==> trial 34: inputs <==
Design multiple_rounds, start of the top module:
module multiple_rounds#(parameter N = 32, parameter M= 20)(
  input clk, input rst,
  input wire [N-1:0] a,
  input wire [N-1:0] b,
  input wire [N-1:0] c,
  input wire [N-1:0] d,
  output wire [N-1:0] a_out,
  output wire [N-1:0] b_out,
  output wire [N-1:0] c_out,
  output wire [N-1:0] d_out,
  output reg ready);
export LEC_CHECK = 0
export CAP_MARGIN = 25
export CELL_PAD_IN_SITES_DETAIL_PLACEMENT = 0
export CELL_PAD_IN_SITES_GLOBAL_PLACEMENT = 2
export CORE_ASPECT_RATIO = 0.92
export CORE_MARGIN = 8
export CORE_UTILIZATION = 54
export CTS_CLUSTER_DIAMETER = 39
export CTS_CLUSTER_SIZE = 96
export GPL_TIMING_DRIVEN = 0
export MAX_ROUTING_LAYER = met5
export PLACE_DENSITY_LB_ADDON = 0.15
export SLEW_MARGIN = 20
export TNS_END_PERCENT = 40
create_clock -name core_clock -period 20.5 [get_ports {clk}]
run.sh (not shown) runs the stock make flow with config.mk's settings and CLKGATE_MAP_FILE=.
==> build 90: changes against trial 34 <==
CAP_MARGIN = 20   (was 25)
CELL_PAD_IN_SITES_DETAIL_PLACEMENT = default   (was 0)
CELL_PAD_IN_SITES_GLOBAL_PLACEMENT = default   (was 2)
CORE_ASPECT_RATIO = default   (was 0.92)
CORE_MARGIN = 2   (was 8)
CORE_UTILIZATION = 72   (was 54)
CTS_CLUSTER_DIAMETER = default   (was 39)
CTS_CLUSTER_SIZE = default   (was 96)
GPL_TIMING_DRIVEN = default   (was 0)
MAX_ROUTING_LAYER = default   (was met5)
PLACE_DENSITY_LB_ADDON = 0.2   (was 0.15)
SETUP_SLACK_MARGIN = 2.2   (was default)
TNS_END_PERCENT = default   (was 40)
==> flow/constraint.sdc (replaced) <==
create_clock -name core_clock -period 14.0 [get_ports {clk}]
set_input_delay 2.8000 -clock core_clock [delete_from_list [all_inputs] [get_ports {clk}]]
set_output_delay 2.8000 -clock core_clock [all_outputs]
set_load 0.01 [all_outputs]
==> build 42: changes against trial 34 <==
CAP_MARGIN = 20   (was 25)
CELL_PAD_IN_SITES_DETAIL_PLACEMENT = default   (was 0)
CELL_PAD_IN_SITES_GLOBAL_PLACEMENT = default   (was 2)
CORE_ASPECT_RATIO = default   (was 0.92)
CORE_MARGIN = 2   (was 8)
CORE_UTILIZATION = 24   (was 54)
CTS_CLUSTER_DIAMETER = default   (was 39)
CTS_CLUSTER_SIZE = default   (was 96)
GPL_TIMING_DRIVEN = default   (was 0)
MAX_ROUTING_LAYER = default   (was met5)
PLACE_DENSITY = 0.6   (was default)
PLACE_DENSITY_LB_ADDON = default   (was 0.15)
TNS_END_PERCENT = default   (was 40)
==> flow/constraint.sdc (replaced) <==
create_clock -name core_clock -period 19.3 [get_ports {clk}]
set_input_delay 3.8600 -clock core_clock [delete_from_list [all_inputs] [get_ports {clk}]]
set_output_delay 3.8600 -clock core_clock [all_outputs]
set_load 0.01 [all_outputs]
==> notes <==
Build 90 passed the timing, design-rule and antenna checks. Build 42 finished clean. Trial 34 produced a clean layout.
Worst hold slack, highest first: trial 34, build 42, build 90.
Of build 42 and trial 34, build 42 has the higher die area (gap 110%, measured against trial 34).
Routed wire length: trial 34 < build 90 < build 42.
Final area: build 90 > build 42 > trial 34.
In synthesized area, build 42 and build 90 do not differ.

---

==> inputs of job 8628 <==
Starting RTL as in the previous note.
## multiple_rounds
module multiple_rounds#(parameter N = 32, parameter M= 20)(
  input clk, input rst,
  input wire [N-1:0] a,
  input wire [N-1:0] b,
  input wire [N-1:0] c,
  input wire [N-1:0] d,
  output wire [N-1:0] a_out,
  output wire [N-1:0] b_out,
  output wire [N-1:0] c_out,
  output wire [N-1:0] d_out,
  output reg ready);
clock: 8.77 ns
lec_check: 0
cap_margin: 25
cell_pad_in_sites_detail_placement: 0
core_aspect_ratio: 1.18
core_margin: 2
core_utilization: 66
cts_cluster_diameter: 351
cts_cluster_size: 15
gpl_timing_driven: 1
hold_slack_margin: -0.01
max_routing_layer: met5
place_density_lb_addon: 0.29
slew_margin: 20
==> inputs of job 6314, as changes to job 8628 <==
CAP_MARGIN = 20   (was 25)
CELL_PAD_IN_SITES_DETAIL_PLACEMENT = default   (was 0)
CORE_ASPECT_RATIO = default   (was 1.18)
CORE_UTILIZATION = 72   (was 66)
CTS_CLUSTER_DIAMETER = default   (was 351)
CTS_CLUSTER_SIZE = 52   (was 15)
GPL_TIMING_DRIVEN = default   (was 1)
HOLD_SLACK_MARGIN = -0.1   (was -0.01)
MAX_ROUTING_LAYER = default   (was met5)
PLACE_DENSITY_LB_ADDON = 0.2   (was 0.29)
==> flow/constraint.sdc (replaced) <==
create_clock -name core_clock -period 11.4 [get_ports {clk}]
set_input_delay 2.2800 -clock core_clock [delete_from_list [all_inputs] [get_ports {clk}]]
set_output_delay 2.2800 -clock core_clock [all_outputs]
set_load 0.01 [all_outputs]
==> inputs of job 4808, as changes to job 8628 <==
CAP_MARGIN = 20   (was 25)
CELL_PAD_IN_SITES_DETAIL_PLACEMENT = default   (was 0)
CORE_ASPECT_RATIO = default   (was 1.18)
CORE_UTILIZATION = 62   (was 66)
CTS_CLUSTER_DIAMETER = default   (was 351)
CTS_CLUSTER_SIZE = default   (was 15)
GPL_TIMING_DRIVEN = default   (was 1)
HOLD_SLACK_MARGIN = default   (was -0.01)
MAX_ROUTING_LAYER = default   (was met5)
PLACE_DENSITY = 0.6   (was default)
PLACE_DENSITY_LB_ADDON = default   (was 0.29)
==> flow/constraint.sdc (replaced) <==
create_clock -name core_clock -period 15.8 [get_ports {clk}]
set_input_delay 3.1600 -clock core_clock [delete_from_list [all_inputs] [get_ports {clk}]]
set_output_delay 3.1600 -clock core_clock [all_outputs]
set_load 0.01 [all_outputs]
==> notes <==
- Job 6314 stopped in global routing (5_1_grt). Job 4808 finished clean. Job 8628 ended with an error in clock tree synthesis (4_1_cts).
- In synthesized area, job 8628 and job 6314 do not differ.
- Die size: job 4808 > job 8628 > job 6314.
- In synthesized cell count, job 4808 and job 8628 do not differ.

---

==> branch harbor: inputs <==
==> flow/design.v <==
`timescale 1ns / 1ps
module chacha20_quarter#(parameter N = 32)(
    input wire [N-1:0] a,
    input wire [N-1:0] b,
    input wire [N-1:0] c,
    input wire [N-1:0] d,
    output wire [N-1:0] a_out,
    output wire [N-1:0] b_out,
    output wire [N-1:0] c_out,
    output wire [N-1:0] d_out
);
function [N-1:0] rotate_left;
    input [N-1:0] value;
    input integer amount;
    begin
        rotate_left = (value << amount) | (value >> (32 - amount));
    end
endfunction
wire [N-1:0] a1, b1, c1, d1;
wire [N-1:0] a2, b2, c2, d2;
assign a1 = a + b;
assign d1 = rotate_left(d ^ a1, 16);
assign c1 = c + d1;
assign b1 = rotate_left(b ^ c1, 12);
assign a2 = a1 + b1;
assign d2 = rotate_left(d1 ^ a2, 8);
assign c2 = c1 + d2;
assign b2 = rotate_left(b1 ^ c2, 7);
assign a_out = a2;
assign b_out = b2;
assign c_out = c2;
assign d_out = d2;
endmodule
`timescale 1ns / 1ps
module multiple_rounds#(parameter N = 32, parameter M= 20)(
  input clk, input rst,
  input wire [N-1:0] a,
  input wire [N-1:0] b,
  input wire [N-1:0] c,
  input wire [N-1:0] d,
  output wire [N-1:0] a_out,
  output wire [N-1:0] b_out,
  output wire [N-1:0] c_out,
  output wire [N-1:0] d_out,
  output reg ready);
  reg [N-1:0] a_hold_0;
  reg [N-1:0] b_hold_0;
  reg [N-1:0] c_hold_0;
  reg [N-1:0] d_hold_0;
  wire [N-1:0] a_next_0;
  wire [N-1:0] b_next_0;
  wire [N-1:0] c_next_0;
  wire [N-1:0] d_next_0;
  reg [N-1:0] a_hold_1;
  reg [N-1:0] b_hold_1;
  reg [N-1:0] c_hold_1;
  reg [N-1:0] d_hold_1;
  wire [N-1:0] a_next_1;
  wire [N-1:0] b_next_1;
  wire [N-1:0] c_next_1;
  wire [N-1:0] d_next_1;
  reg [N-1:0] a_hold_2;
  reg [N-1:0] b_hold_2;
  reg [N-1:0] c_hold_2;
  reg [N-1:0] d_hold_2;
  wire [N-1:0] a_next_2;
  wire [N-1:0] b_next_2;
  wire [N-1:0] c_next_2;
  wire [N-1:0] d_next_2;
  reg [N-1:0] a_hold_3;
  reg [N-1:0] b_hold_3;
  reg [N-1:0] c_hold_3;
  reg [N-1:0] d_hold_3;
  wire [N-1:0] a_next_3;
  wire [N-1:0] b_next_3;
  wire [N-1:0] c_next_3;
  wire [N-1:0] d_next_3;
  reg [N-1:0] a_hold_4;
  reg [N-1:0] b_hold_4;
  reg [N-1:0] c_hold_4;
  reg [N-1:0] d_hold_4;
  wire [N-1:0] a_next_4;
  wire [N-1:0] b_next_4;
  wire [N-1:0] c_next_4;
  wire [N-1:0] d_next_4;
  reg [N-1:0] a_hold_5;
  reg [N-1:0] b_hold_5;
  reg [N-1:0] c_hold_5;
  reg [N-1:0] d_hold_5;
  wire [N-1:0] a_next_5;
  wire [N-1:0] b_next_5;
  wire [N-1:0] c_next_5;
  wire [N-1:0] d_next_5;
  reg [N-1:0] a_hold_6;
  reg [N-1:0] b_hold_6;
  reg [N-1:0] c_hold_6;
  reg [N-1:0] d_hold_6;
  wire [N-1:0] a_next_6;
  wire [N-1:0] b_next_6;
  wire [N-1:0] c_next_6;
  wire [N-1:0] d_next_6;
  reg [N-1:0] a_hold_7;
  reg [N-1:0] b_hold_7;
  reg [N-1:0] c_hold_7;
  reg [N-1:0] d_hold_7;
  wire [N-1:0] a_next_7;
  wire [N-1:0] b_next_7;
  wire [N-1:0] c_next_7;
  wire [N-1:0] d_next_7;
  reg [N-1:0] a_hold_8;
  reg [N-1:0] b_hold_8;
  reg [N-1:0] c_hold_8;
  reg [N-1:0] d_hold_8;
  wire [N-1:0] a_next_8;
  wire [N-1:0] b_next_8;
  wire [N-1:0] c_next_8;
  wire [N-1:0] d_next_8;
  reg [N-1:0] a_hold_9;
  reg [N-1:0] b_hold_9;
  reg [N-1:0] c_hold_9;
  reg [N-1:0] d_hold_9;
  wire [N-1:0] a_next_9;
  wire [N-1:0] b_next_9;
  wire [N-1:0] c_next_9;
  wire [N-1:0] d_next_9;
  reg [N-1:0] a_hold_10;
  reg [N-1:0] b_hold_10;
  reg [N-1:0] c_hold_10;
  reg [N-1:0] d_hold_10;
  reg [4:0] count;
  reg [4:0] count_next;
  chacha20_quarter rounds_dut0(.a(a_hold_0),.b(b_hold_0),
                              .c(c_hold_0),.d(d_hold_0),
                              .a_out(a_next_0),.b_out(b_next_0),
                              .c_out(c_next_0),.d_out(d_next_0));
  chacha20_quarter rounds_dut1(.a(a_hold_1),.b(b_hold_1),
                              .c(c_hold_1),.d(d_hold_1),
                              .a_out(a_next_1),.b_out(b_next_1),
                              .c_out(c_next_1),.d_out(d_next_1));
  chacha20_quarter rounds_dut2(.a(a_hold_2),.b(b_hold_2),
                              .c(c_hold_2),.d(d_hold_2),
                              .a_out(a_next_2),.b_out(b_next_2),
                              .c_out(c_next_2),.d_out(d_next_2));
  chacha20_quarter rounds_dut3(.a(a_hold_3),.b(b_hold_3),
                              .c(c_hold_3),.d(d_hold_3),
                              .a_out(a_next_3),.b_out(b_next_3),
                              .c_out(c_next_3),.d_out(d_next_3));
  chacha20_quarter rounds_dut4(.a(a_hold_4),.b(b_hold_4),
                              .c(c_hold_4),.d(d_hold_4),
                              .a_out(a_next_4),.b_out(b_next_4),
                              .c_out(c_next_4),.d_out(d_next_4));
  chacha20_quarter rounds_dut5(.a(a_hold_5),.b(b_hold_5),
                              .c(c_hold_5),.d(d_hold_5),
                              .a_out(a_next_5),.b_out(b_next_5),
                              .c_out(c_next_5),.d_out(d_next_5)); 
  chacha20_quarter rounds_dut6(.a(a_hold_6),.b(b_hold_6),
                              .c(c_hold_6),.d(d_hold_6),
                              .a_out(a_next_6),.b_out(b_next_6),
                              .c_out(c_next_6),.d_out(d_next_6));   
  chacha20_quarter rounds_dut7(.a(a_hold_7),.b(b_hold_7),
                              .c(c_hold_7),.d(d_hold_7),
                              .a_out(a_next_7),.b_out(b_next_7),
                              .c_out(c_next_7),.d_out(d_next_7)); 
  chacha20_quarter rounds_dut8(.a(a_hold_8),.b(b_hold_8),
                              .c(c_hold_8),.d(d_hold_8),
                              .a_out(a_next_8),.b_out(b_next_8),
                              .c_out(c_next_8),.d_out(d_next_8));
  chacha20_quarter rounds_dut9(.a(a_hold_9),.b(b_hold_9),
                              .c(c_hold_9),.d(d_hold_9),
                              .a_out(a_next_9),.b_out(b_next_9),
                              .c_out(c_next_9),.d_out(d_next_9));                                                     
  always@(posedge clk or negedge rst)begin
    if(~rst)begin
      a_hold_0 <= 'b0;
      b_hold_0 <= 'b0;
      c_hold_0 <= 'b0;
      d_hold_0 <= 'b0;
    end
    else begin
      a_hold_0 <= a;
      b_hold_0 <= b;
      c_hold_0 <= c;
      d_hold_0 <= d;
    end
  end
  always@(posedge clk or negedge rst)begin
    if(~rst)begin
      a_hold_1 <= 'b0;
      b_hold_1 <= 'b0;
      c_hold_1 <= 'b0;
      d_hold_1 <= 'b0;
    end
    else begin
      a_hold_1 <= a_next_0;
      b_hold_1 <= b_next_0;
      c_hold_1 <= c_next_0;
      d_hold_1 <= d_next_0;
    end
  end
  always@(posedge clk or negedge rst)begin
    if(~rst)begin
      a_hold_2 <= 'b0;
      b_hold_2 <= 'b0;
      c_hold_2 <= 'b0;
      d_hold_2 <= 'b0;
    end
    else begin
      a_hold_2 <= a_next_1;
      b_hold_2 <= b_next_1;
      c_hold_2 <= c_next_1;
      d_hold_2 <= d_next_1;
    end
  end
  always@(posedge clk or negedge rst)begin
    if(~rst)begin
      a_hold_3 <= 'b0;
      b_hold_3 <= 'b0;
      c_hold_3 <= 'b0;
      d_hold_3 <= 'b0;
    end
    else begin
      a_hold_3 <= a_next_2;
      b_hold_3 <= b_next_2;
      c_hold_3 <= c_next_2;
      d_hold_3 <= d_next_2;
    end
  end
  always@(posedge clk or negedge rst)begin
    if(~rst)begin
      a_hold_4 <= 'b0;
      b_hold_4 <= 'b0;
      c_hold_4 <= 'b0;
      d_hold_4 <= 'b0;
    end
    else begin
      a_hold_4 <= a_next_3;
      b_hold_4 <= b_next_3;
      c_hold_4 <= c_next_3;
      d_hold_4 <= d_next_3;
    end
  end
  always@(posedge clk or negedge rst)begin
    if(~rst)begin
      a_hold_5 <= 'b0;
      b_hold_5 <= 'b0;
      c_hold_5 <= 'b0;
      d_hold_5 <= 'b0;
    end
    else begin
      a_hold_5 <= a_next_4;
      b_hold_5 <= b_next_4;
      c_hold_5 <= c_next_4;
      d_hold_5 <= d_next_4;
    end
  end 
  always@(posedge clk or negedge rst)begin
    if(~rst)begin
      a_hold_6 <= 'b0;
      b_hold_6 <= 'b0;
      c_hold_6 <= 'b0;
      d_hold_6 <= 'b0;
    end
    else begin
      a_hold_6 <= a_next_5;
      b_hold_6 <= b_next_5;
      c_hold_6 <= c_next_5;
      d_hold_6 <= d_next_5;
    end
  end 
  always@(posedge clk or negedge rst)begin
    if(~rst)begin
      a_hold_7 <= 'b0;
      b_hold_7 <= 'b0;
      c_hold_7 <= 'b0;
      d_hold_7 <= 'b0;
    end
    else begin
      a_hold_7 <= a_next_6;
      b_hold_7 <= b_next_6;
      c_hold_7 <= c_next_6;
      d_hold_7 <= d_next_6;
    end
  end 
  always@(posedge clk or negedge rst)begin
    if(~rst)begin
      a_hold_8 <= 'b0;
      b_hold_8 <= 'b0;
      c_hold_8 <= 'b0;
      d_hold_8 <= 'b0;
    end
    else begin
      a_hold_8 <= a_next_7;
      b_hold_8 <= b_next_7;
      c_hold_8 <= c_next_7;
      d_hold_8 <= d_next_7;
    end
  end
  always@(posedge clk or negedge rst)begin
    if(~rst)begin
      a_hold_9 <= 'b0;
      b_hold_9 <= 'b0;
      c_hold_9 <= 'b0;
      d_hold_9 <= 'b0;
    end
    else begin
      a_hold_9 <= a_next_8;
      b_hold_9 <= b_next_8;
      c_hold_9 <= c_next_8;
      d_hold_9 <= d_next_8;
    end
  end
  always@(posedge clk or negedge rst)begin
    if(~rst)begin
      a_hold_10 <= 'b0;
      b_hold_10 <= 'b0;
      c_hold_10 <= 'b0;
      d_hold_10 <= 'b0;
      ready <= 'b0;
    end
    else begin
      a_hold_10 <= a_next_9;
      b_hold_10 <= b_next_9;
      c_hold_10 <= c_next_9;
      d_hold_10 <= d_next_9;
      ready <= 1'b1;
    end
  end
  assign a_out = a_hold_10;
  assign b_out = b_hold_10;
  assign c_out = c_hold_10;
  assign d_out = d_hold_10;
endmodule
==> flow/run.sh <==
#!/bin/bash
# the make line also repeats each setting of config.mk as NAME=value (left out here)
make -C /OpenROAD-flow-scripts/flow DESIGN_CONFIG=/design/flow/config.mk WORK_HOME=/design/flow/orfs CLKGATE_MAP_FILE= finish
==> flow/config.mk <==
export PLATFORM = sky130hd
export DESIGN_NAME = multiple_rounds
export DESIGN_NICKNAME = multiple_rounds
export VERILOG_FILES = /design/flow/design.v
export SDC_FILE = /design/flow/constraint.sdc
export NUM_CORES = 4
export LEC_CHECK = 0
export CAP_MARGIN = 20
export CORE_MARGIN = 2
export CORE_UTILIZATION = 45
export PLACE_DENSITY = 0.6
export SLEW_MARGIN = 20
==> flow/constraint.sdc <==
create_clock -name core_clock -period 15.8 [get_ports {clk}]
set_input_delay 3.1600 -clock core_clock [delete_from_list [all_inputs] [get_ports {clk}]]
set_output_delay 3.1600 -clock core_clock [all_outputs]
set_load 0.01 [all_outputs]
==> branch garnet: changes against branch harbor <==
- CAP_MARGIN: 20 -> 25
- CELL_PAD_IN_SITES_DETAIL_PLACEMENT: unset -> 0
- CORE_ASPECT_RATIO: unset -> 1.18
- CORE_UTILIZATION: 45 -> 58
- GPL_TIMING_DRIVEN: unset -> 1
- HOLD_SLACK_MARGIN: unset -> 0.27
- MAX_ROUTING_LAYER: unset -> met5
- PLACE_DENSITY: 0.6 -> unset
- SETUP_SLACK_MARGIN: unset -> 1.87
==> flow/constraint.sdc (replaced) <==
create_clock -name core_clock -period 12.0 [get_ports {clk}]
set_input_delay 2.4000 -clock core_clock [delete_from_list [all_inputs] [get_ports {clk}]]
set_output_delay 2.4000 -clock core_clock [all_outputs]
set_load 0.01 [all_outputs]
==> notes <==
Branch garnet produced a clean layout. Branch harbor finished clean.
Between branch harbor and branch garnet, the lower critical path depth is in branch harbor (gap 5).
Area after synthesis is the same in branch harbor and branch garnet.
Between branch harbor and branch garnet, the lower cell count is in branch harbor (gap 5.0%, measured against branch garnet).
Synthesized cell count is the same in branch harbor and branch garnet.
Against branch garnet, the worst hold slack of branch harbor is lower by 0.035 ns.
Against branch garnet, the sequential share of layout area of branch harbor is higher by 3.7 points.
Against branch garnet, the design area of branch harbor is lower by 12%.
